==> wip/maple <==
==> flow/design.v <==
module matrix_mult
    (   input Clock,
        input reset,  
        input Enable,     
        input [71:0] A,
        input [71:0] B,
        output reg [71:0] C,
        output reg done      
    );
reg signed [7:0] matA [2:0][2:0];
reg signed [7:0] matB [2:0][2:0];
reg signed [7:0] matC [2:0][2:0];
integer i,j,k;   
reg first_cycle;     
reg end_of_mult;     
reg signed [15:0] temp;  
always @(posedge Clock or posedge reset)
begin
    if(reset == 1) begin     
        i = 0;
        j = 0;
        k = 0;
        temp = 0;
        first_cycle = 1;
        end_of_mult = 0;
        done = 0;
        for(i=0;i<=2;i=i+1) begin
            for(j=0;j<=2;j=j+1) begin
                matA[i][j] = 8'd0;
                matB[i][j] = 8'd0;
                matC[i][j] = 8'd0;
            end
        end
    end
    else begin   
        if(Enable == 1)      
            if(first_cycle == 1) begin      
                for(i=0;i<=2;i=i+1) begin
                    for(j=0;j<=2;j=j+1) begin
                        matA[i][j] = A[(i*3+j)*8+:8];
                        matB[i][j] = B[(i*3+j)*8+:8];
                        matC[i][j] = 8'd0;
                    end
                end
                first_cycle = 0;
                end_of_mult = 0;
                temp = 0;
                i = 0;
                j = 0;
                k = 0;
            end
            else if(end_of_mult == 0) begin      
                temp = matA[i][k]*matB[k][j];
                matC[i][j] = matC[i][j] + temp[7:0];     
                if(k == 2) begin
                    k = 0;
                    if(j == 2) begin
                        j = 0;
                        if (i == 2) begin
                            i = 0;
                            end_of_mult = 1;
                        end
                        else
                            i = i + 1;
                    end
                    else
                        j = j+1;
                end
                else
                    k = k+1;
            end
            else if(end_of_mult == 1) begin      
                for(i=0;i<=2;i=i+1) begin    
                    for(j=0;j<=2;j=j+1) begin     
                        C[(i*3+j)*8+:8] = matC[i][j];
                    end
                end
                done = 1;    
            end
    end
end
endmodule
module top(
    input clk,              
    input rst,              
    input cyc,              
    input stb,              
    input we,               
	input [3:0] wb_sel,     
    input [31:0] adr,       
    input [31:0] dat_mosi,  
    output reg [31:0] dat_miso,  
    output reg ack,             
    output reg err              
);
parameter A_OFFSET = 0;     
parameter B_OFFSET = 9;     
parameter C_OFFSET = 18;    
parameter MAT_SIZE = 9;     
parameter INT_WIDTH = 8;  
reg [71:0] A, B;
reg Enable;
reg reset_matrix;
wire [71:0] C;
wire done;
matrix_mult mm_inst(
    .Clock(clk),
    .reset(reset_matrix),
    .Enable(Enable),
    .A(A),
    .B(B),
    .C(C),
    .done(done)
);
always @(posedge clk or posedge rst) begin
    if (rst) begin
        dat_miso <= 32'b0;
        ack <= 0;
        err <= 0;
        reset_matrix <= 1;
        Enable <= 0;
        A <= 72'b0;
        B <= 72'b0;
    end else if (cyc && stb) begin
        ack <= 0;
        err <= 0;
        reset_matrix <= 0;
        if (we && wb_sel[0]) begin
            reset_matrix <= 1;
            if (adr < A_OFFSET+MAT_SIZE) begin
                A[((adr-A_OFFSET)*INT_WIDTH)+:INT_WIDTH] <= dat_mosi[7:0];
                ack <= 1;
            end else if (adr >=B_OFFSET && adr < B_OFFSET+MAT_SIZE) begin
                B[((adr-B_OFFSET)*INT_WIDTH)+:INT_WIDTH] <= dat_mosi[7:0];
                ack <= 1;
            end else begin
                err <= 1;
            end
        end else if (!we) begin
            if (adr >= C_OFFSET && adr < C_OFFSET+MAT_SIZE) begin
                Enable <= 1;
                if (done) begin
                    dat_miso[7:0] <= C[(adr-C_OFFSET)*INT_WIDTH+:INT_WIDTH];
                    ack <= 1;
                    Enable <= 0;
                end
            end else begin
                err <= 1;
            end
        end
    end else begin
        ack <= 0;
        err <= 0;
    end
end
endmodule
==> flow/run.sh <==
#!/bin/bash
# the make line also repeats each setting of config.mk as NAME=value (left out here)
make -C /OpenROAD-flow-scripts/flow DESIGN_CONFIG=/design/flow/config.mk WORK_HOME=/design/flow/orfs CLKGATE_MAP_FILE= finish
==> flow/config.mk <==
export PLATFORM = sky130hd
export DESIGN_NAME = top
export DESIGN_NICKNAME = top
export VERILOG_FILES = /design/flow/design.v
export SDC_FILE = /design/flow/constraint.sdc
export NUM_CORES = 4
export LEC_CHECK = 0
export ABC_AREA = 0
export CAP_MARGIN = 40
export CELL_PAD_IN_SITES_GLOBAL_PLACEMENT = 3
export CORE_ASPECT_RATIO = 0.82
export CORE_MARGIN = 9
export CORE_UTILIZATION = 24
export GPL_ROUTABILITY_DRIVEN = 0
export HOLD_SLACK_MARGIN = 0.05
export MAX_ROUTING_LAYER = met4
export MIN_ROUTING_LAYER = met2
export SETUP_SLACK_MARGIN = -0.29
export SLEW_MARGIN = 15
export TNS_END_PERCENT = 80
==> flow/constraint.sdc <==
create_clock -name core_clock -period 7.79 [get_ports {clk}]
set_input_delay 1.5580 -clock core_clock [delete_from_list [all_inputs] [get_ports {clk}]]
set_output_delay 1.5580 -clock core_clock [all_outputs]
set_load 0.01 [all_outputs]
==> wip/cedar: changes against wip/maple <==
ABC_AREA = 1   (was 0)
CELL_PAD_IN_SITES_GLOBAL_PLACEMENT = default   (was 3)
CORE_ASPECT_RATIO = 0.89   (was 0.82)
CORE_MARGIN = 2   (was 9)
CORE_UTILIZATION = 72   (was 24)
CTS_CLUSTER_DIAMETER = 372   (was default)
CTS_CLUSTER_SIZE = 15   (was default)
GPL_ROUTABILITY_DRIVEN = default   (was 0)
HOLD_SLACK_MARGIN = default   (was 0.05)
MAX_ROUTING_LAYER = default   (was met4)
MIN_ROUTING_LAYER = default   (was met2)
PLACE_DENSITY_LB_ADDON = 0.03   (was default)
SETUP_SLACK_MARGIN = 0.03   (was -0.29)
SLEW_MARGIN = 20   (was 15)
TNS_END_PERCENT = default   (was 80)
==> flow/constraint.sdc (replaced) <==
create_clock -name core_clock -period 5.03 [get_ports {clk}]
set_input_delay 1.0060 -clock core_clock [delete_from_list [all_inputs] [get_ports {clk}]]
set_output_delay 1.0060 -clock core_clock [all_outputs]
set_load 0.01 [all_outputs]
==> wip/garnet: changes against wip/maple <==
ABC_AREA = default   (was 0)
CAP_MARGIN = 20   (was 40)
CELL_PAD_IN_SITES_GLOBAL_PLACEMENT = default   (was 3)
CORE_ASPECT_RATIO = default   (was 0.82)
CORE_MARGIN = 2   (was 9)
CORE_UTILIZATION = 58   (was 24)
GPL_ROUTABILITY_DRIVEN = default   (was 0)
HOLD_SLACK_MARGIN = default   (was 0.05)
MAX_ROUTING_LAYER = default   (was met4)
MIN_ROUTING_LAYER = default   (was met2)
SETUP_SLACK_MARGIN = 1.71   (was -0.29)
SLEW_MARGIN = 20   (was 15)
TNS_END_PERCENT = default   (was 80)
==> flow/constraint.sdc (replaced) <==
create_clock -name core_clock -period 8.5 [get_ports {clk}]
set_input_delay 1.7000 -clock core_clock [delete_from_list [all_inputs] [get_ports {clk}]]
set_output_delay 1.7000 -clock core_clock [all_outputs]
set_load 0.01 [all_outputs]
==> wip/nickel: changes against wip/maple <==
ABC_AREA = default   (was 0)
CAP_MARGIN = 20   (was 40)
CELL_PAD_IN_SITES_GLOBAL_PLACEMENT = default   (was 3)
CORE_ASPECT_RATIO = default   (was 0.82)
CORE_MARGIN = 2   (was 9)
CORE_UTILIZATION = 72   (was 24)
CTS_CLUSTER_SIZE = 42   (was default)
GPL_ROUTABILITY_DRIVEN = default   (was 0)
HOLD_SLACK_MARGIN = default   (was 0.05)
MAX_ROUTING_LAYER = default   (was met4)
MIN_ROUTING_LAYER = default   (was met2)
PLACE_DENSITY_LB_ADDON = 0.0   (was default)
SETUP_SLACK_MARGIN = 0.31   (was -0.29)
SLEW_MARGIN = 20   (was 15)
TNS_END_PERCENT = 55   (was 80)
==> flow/constraint.sdc (replaced) <==
create_clock -name core_clock -period 5.03 [get_ports {clk}]
set_input_delay 1.0060 -clock core_clock [delete_from_list [all_inputs] [get_ports {clk}]]
set_output_delay 1.0060 -clock core_clock [all_outputs]
set_load 0.01 [all_outputs]
==> comparison table <==
| quantity | wip/cedar | wip/garnet | wip/maple | wip/nickel |
|---|---|---|---|---|
| Combinational fraction of the cell area | 0.408 | 0.422 | 0.388 | 0.405 |
| Clock Power Share | 0.400 | 0.474 | 0.497 | 0.453 |
| Final estimated routing congestion in global placement | 0.984 | 0.890 | - | 0.997 |
| Y dimension of the die | 198 µm | 221 µm | 323 µm | 199 µm |
| Vias | 31,700 | 18,400 | 25,600 | 20,100 |
| Synthesis area per yosys | 30,300 µm² | 27,300 µm² | 27,300 µm² | 27,300 µm² |
| Count of mapped cells out of synthesis | 3,937 | 2,288 | 2,288 | 2,288 |
| Yosys cell count | 3,937 | 2,288 | 2,288 | 2,288 |
| Total chip power | 0.00841 W | 0.00541 W | 0.00627 W | 0.00885 W |
| CLK BUF | 65 | 76 | 88 | 77 |
| Initial antenna violation count | 2 | 1 | 3 | 1 |
| Highest clock rate | 0.127 GHz | 0.130 GHz | 0.127 GHz | 0.128 GHz |
| Comb pwr share | 0.073 | 0.040 | 0.046 | 0.046 |
| Die width | 221 µm | 221 µm | 390 µm | 199 µm |
| Seq pwr | 0.00443 W | 0.00263 W | 0.00287 W | 0.00444 W |
| Number of antenna diodes | 0 | 0 | 20 | 0 |
| Remaining max-slew budget at the tightest pin | 0.187 | 0.235 | 0.326 | 0.186 |
| Crit path max fanout | 20 | 7 | 6 | 5 |
| Switching part of the total | 0.263 | 0.220 | 0.242 | 0.230 |
| Place WS | -2760 ps | 461 ps | -669 ps | -2780 ps |
| Result of the run | failed layout checks | no timing/DRC/antenna violations | failed layout checks | failed layout checks |
| Reasons for failing layout checks | negative setup slack | - | negative setup slack | negative setup slack |
| Reg-to-reg critical path endpoint | mm_inst.matC[6][7] | mm_inst.matC[0][7] | mm_inst.matC[2][7] | mm_inst.matC[4][7] |
| Termination of the worst setup path | mm_inst.matC[6][7] | mm_inst.matC[0][7] | mm_inst.matC[2][7] | mm_inst.matC[4][7] |
| Worst-case vdd ir drop | 0.000417 V | 0.000171 V | 0.000199 V | 0.000334 V |
| Leakage power of the design | 17.2 nW | 14.4 nW | 15.1 nW | 15.2 nW |

========
==> run a <==
// top: RTL as listed in full above, without the edits since
Settings: LEC_CHECK=0, CAP_MARGIN=5, CELL_PAD_IN_SITES_GLOBAL_PLACEMENT=2, CORE_ASPECT_RATIO=0.65, CORE_MARGIN=2, CORE_UTILIZATION=40, CTS_CLUSTER_DIAMETER=89, CTS_CLUSTER_SIZE=16, HOLD_SLACK_MARGIN=0.05, MAX_ROUTING_LAYER=met4, PLACE_DENSITY_LB_ADDON=0.03, SLEW_MARGIN=10; clock period 7.07 ns.
run.sh (not shown) runs the stock make flow with config.mk's settings and CLKGATE_MAP_FILE=.
==> run b: changes against run a <==
==> flow/config.mk (replaced) <==
export PLATFORM = sky130hd
export DESIGN_NAME = top
export DESIGN_NICKNAME = top
export VERILOG_FILES = /design/flow/design.v
export SDC_FILE = /design/flow/constraint.sdc
export NUM_CORES = 4
export LEC_CHECK = 0
export CAP_MARGIN = 20
export CORE_MARGIN = 2
export CORE_UTILIZATION = 40
export SETUP_SLACK_MARGIN = 0.37
export SLEW_MARGIN = 20
==> flow/constraint.sdc (replaced) <==
create_clock -name core_clock -period 9.06 [get_ports {clk}]
set_input_delay 1.8120 -clock core_clock [delete_from_list [all_inputs] [get_ports {clk}]]
set_output_delay 1.8120 -clock core_clock [all_outputs]
set_load 0.01 [all_outputs]
==> flow_metrics.tcl <==
# place-and-route summary
set metrics [dict create \
    status "finished with violations" \
    failed_checks "negative setup slack" \
    nNetsFinal 2571 \
    grt_pass1_vias 18710 \
    finalSetupViolations 27 \
    worst_slack_ns -0.6768 \
    final_area_um2 31160 \
]
Source of the figures above: run a

==> flow_metrics.tcl <==
# place-and-route summary
set metrics [dict create \
    ys_sh_simple_pct 12.02 \
    final_area_um2 30910 \
    finalSetupViolations 0 \
    max_slew_margin_pct 17.69 \
    via_per_inst 5.594 \
    drt_pass1_iterations 5 \
    ys_seq_elements 543 \
    met1_length_um 30930 \
    worst_slack_ns 0.7581 \
    final_util_pct 45.94 \
    max_freq_mhz 120.5 \
    status "no timing/DRC/antenna violations" \
    nNetsFinal 2496 \
]
Source of the figures above: run b


========
==> inputs of 01-26 <==
// top: RTL as listed in full above, without the edits since
==> flow/config.mk <==
export PLATFORM = sky130hd
export DESIGN_NAME = top
export DESIGN_NICKNAME = top
export VERILOG_FILES = /design/flow/design.v
export SDC_FILE = /design/flow/constraint.sdc
export NUM_CORES = 4
export LEC_CHECK = 0
export CAP_MARGIN = 0
export CORE_MARGIN = 2
export CORE_UTILIZATION = 72
export CTS_CLUSTER_DIAMETER = 380
export PLACE_DENSITY_LB_ADDON = 0.0
export SLEW_MARGIN = 20
==> flow/constraint.sdc <==
create_clock -name core_clock -period 7.0 [get_ports {clk}]
set_input_delay 1.4000 -clock core_clock [delete_from_list [all_inputs] [get_ports {clk}]]
set_output_delay 1.4000 -clock core_clock [all_outputs]
set_load 0.01 [all_outputs]
==> 12-11: changes against 01-26 <==
- CAP_MARGIN: 0 -> 20
- CORE_UTILIZATION: 72 -> 68
- CTS_CLUSTER_DIAMETER: 380 -> 356
- CTS_CLUSTER_SIZE: default -> 24
- PLACE_DENSITY_LB_ADDON: 0.0 -> default
- SETUP_SLACK_MARGIN: default -> -0.7
==> flow/constraint.sdc (replaced) <==
create_clock -name core_clock -period 7.49 [get_ports {clk}]
set_input_delay 1.4980 -clock core_clock [delete_from_list [all_inputs] [get_ports {clk}]]
set_output_delay 1.4980 -clock core_clock [all_outputs]
set_load 0.01 [all_outputs]
==> ds_physical_params.txt <==
Table: implementation figures

Parameter                              Value

Status
  Failing Checks    setup timing
  Run status    complete, but fails checks

Final layout
  Utilization of the core after routing    0.7520
  Total of clock buffers placed in the layout    46

Die
  Core region area    39640 um2

Power
  Combinational cell power    0.242 mW
  Power share of the clock group    0.332

Timing
  Number of setup violations in the final report    25
  Smallest setup slack after layout    -0.4413 ns

Place
  Dpl ws    -0.9105 ns
  Placed Instances    2874

Setup path
  Data arrival at the endpoint of the critical path    8.43 ns
The numbers above come from 12-11.

==> ds_physical_params.txt <==
Table: implementation figures

Parameter                              Value

Power
  Combinational cell power    0.264 mW
  Power share of the clock group    0.474

Place
  Dpl ws    -0.8774 ns
  Placed Instances    2875

Final layout
  Total of clock buffers placed in the layout    70
  Utilization of the core after routing    0.8403

Setup path
  Data arrival at the endpoint of the critical path    8.35 ns

Timing
  Smallest setup slack after layout    -0.8514 ns
  Number of setup violations in the final report    36

Die
  Core region area    37490 um2

Status
  Failing Checks    setup timing
  Run status    complete, but fails checks
The numbers above come from 01-26.


========
==> inputs of job 9754 <==
// top: RTL as listed in full above, without the edits since
Settings: LEC_CHECK=0, CAP_MARGIN=20, CORE_MARGIN=2, CORE_UTILIZATION=40, SLEW_MARGIN=20; clock period 9.06 ns.
==> job 9916: changes against job 9754 <==
Settings changed: CORE_UTILIZATION 40 to 72, PLACE_DENSITY_LB_ADDON set to 0.0, SETUP_SLACK_MARGIN set to 1.78.
==> flow/constraint.sdc (replaced) <==
create_clock -name core_clock -period 5.98 [get_ports {clk}]
set_input_delay 1.1960 -clock core_clock [delete_from_list [all_inputs] [get_ports {clk}]]
set_output_delay 1.1960 -clock core_clock [all_outputs]
set_load 0.01 [all_outputs]
==> job 2223: changes against job 9754 <==
Settings changed: ABC_AREA set to 0, CELL_PAD_IN_SITES_GLOBAL_PLACEMENT set to 3, CORE_UTILIZATION 40 to 21, CTS_CLUSTER_DIAMETER set to 154, CTS_CLUSTER_SIZE set to 25, GPL_TIMING_DRIVEN set to 0, MIN_ROUTING_LAYER set to met1, PLACE_DENSITY set to 0.78, SLEW_MARGIN 20 to 10, TNS_END_PERCENT set to 75.
==> flow/constraint.sdc (replaced) <==
create_clock -name core_clock -period 6.89 [get_ports {clk}]
set_input_delay 1.3780 -clock core_clock [delete_from_list [all_inputs] [get_ports {clk}]]
set_output_delay 1.3780 -clock core_clock [all_outputs]
set_load 0.01 [all_outputs]
==> run notes <==
Hold is met by 0.452 ns. For met2 alone, demand over resource in global routing was 63.2%. The detailed-route via count came out at 20200. Port buffering added 55 buffers.

For the number of cells in the design after placement, the log shows 2911. The least setup slack across all paths after layout was -1.74 ns. The timing report notes that buffer and inverter cells on the critical path total 4. Per the post-CTS timing run, clock transition at the registers of the reported paths is 0.07 ns. The checks that failed were setup timing.

The sum of negative setup slack came out at -43.20 ns. The run finished, with violations left. The final number of setup-violating endpoints was 45; the design internal power was 6.01 mW.
-- figures above: job 9916

==> run notes <==
The run gives 0.436 ns as the worst hold margin. Failing layout checks were recorded as setup timing. In the power breakdown, the internal column shows 4.04 mW.

The count of buffers inserted at the top-level ports is 46, and the sum of negative setup slack is -15.56 ns. The least setup slack across all paths after layout is -0.967 ns. The detailed placer reported the number of placed instances as 4120. The script reports the combined buffer and inverter count of the critical path as 6. The run gives 36 for the final number of setup-violating endpoints. The clock-pin slew of the registers on the worst-case setup and hold paths is 0.11 ns. The flow ran to the end, but the layout failed its checks.
-- figures above: job 2223

==> run notes <==
The run finished with no timing, DRC or antenna violations. The buffer_ports step reported a buffer count of 55. The sum of negative setup slack was 0 ns; the met2 track utilization from global routing was 30.9%. The run gives 18300 as the detailed-route via count.

The worst hold margin is 0.371 ns, and the design internal power is 3.80 mW. The final number of setup-violating endpoints is 0, and the least setup slack across all paths after layout is 0.387 ns. In this run the power density over the cells is 161 nW/um2.
-- figures above: job 9754

Power and IR drop assume default switching activity.
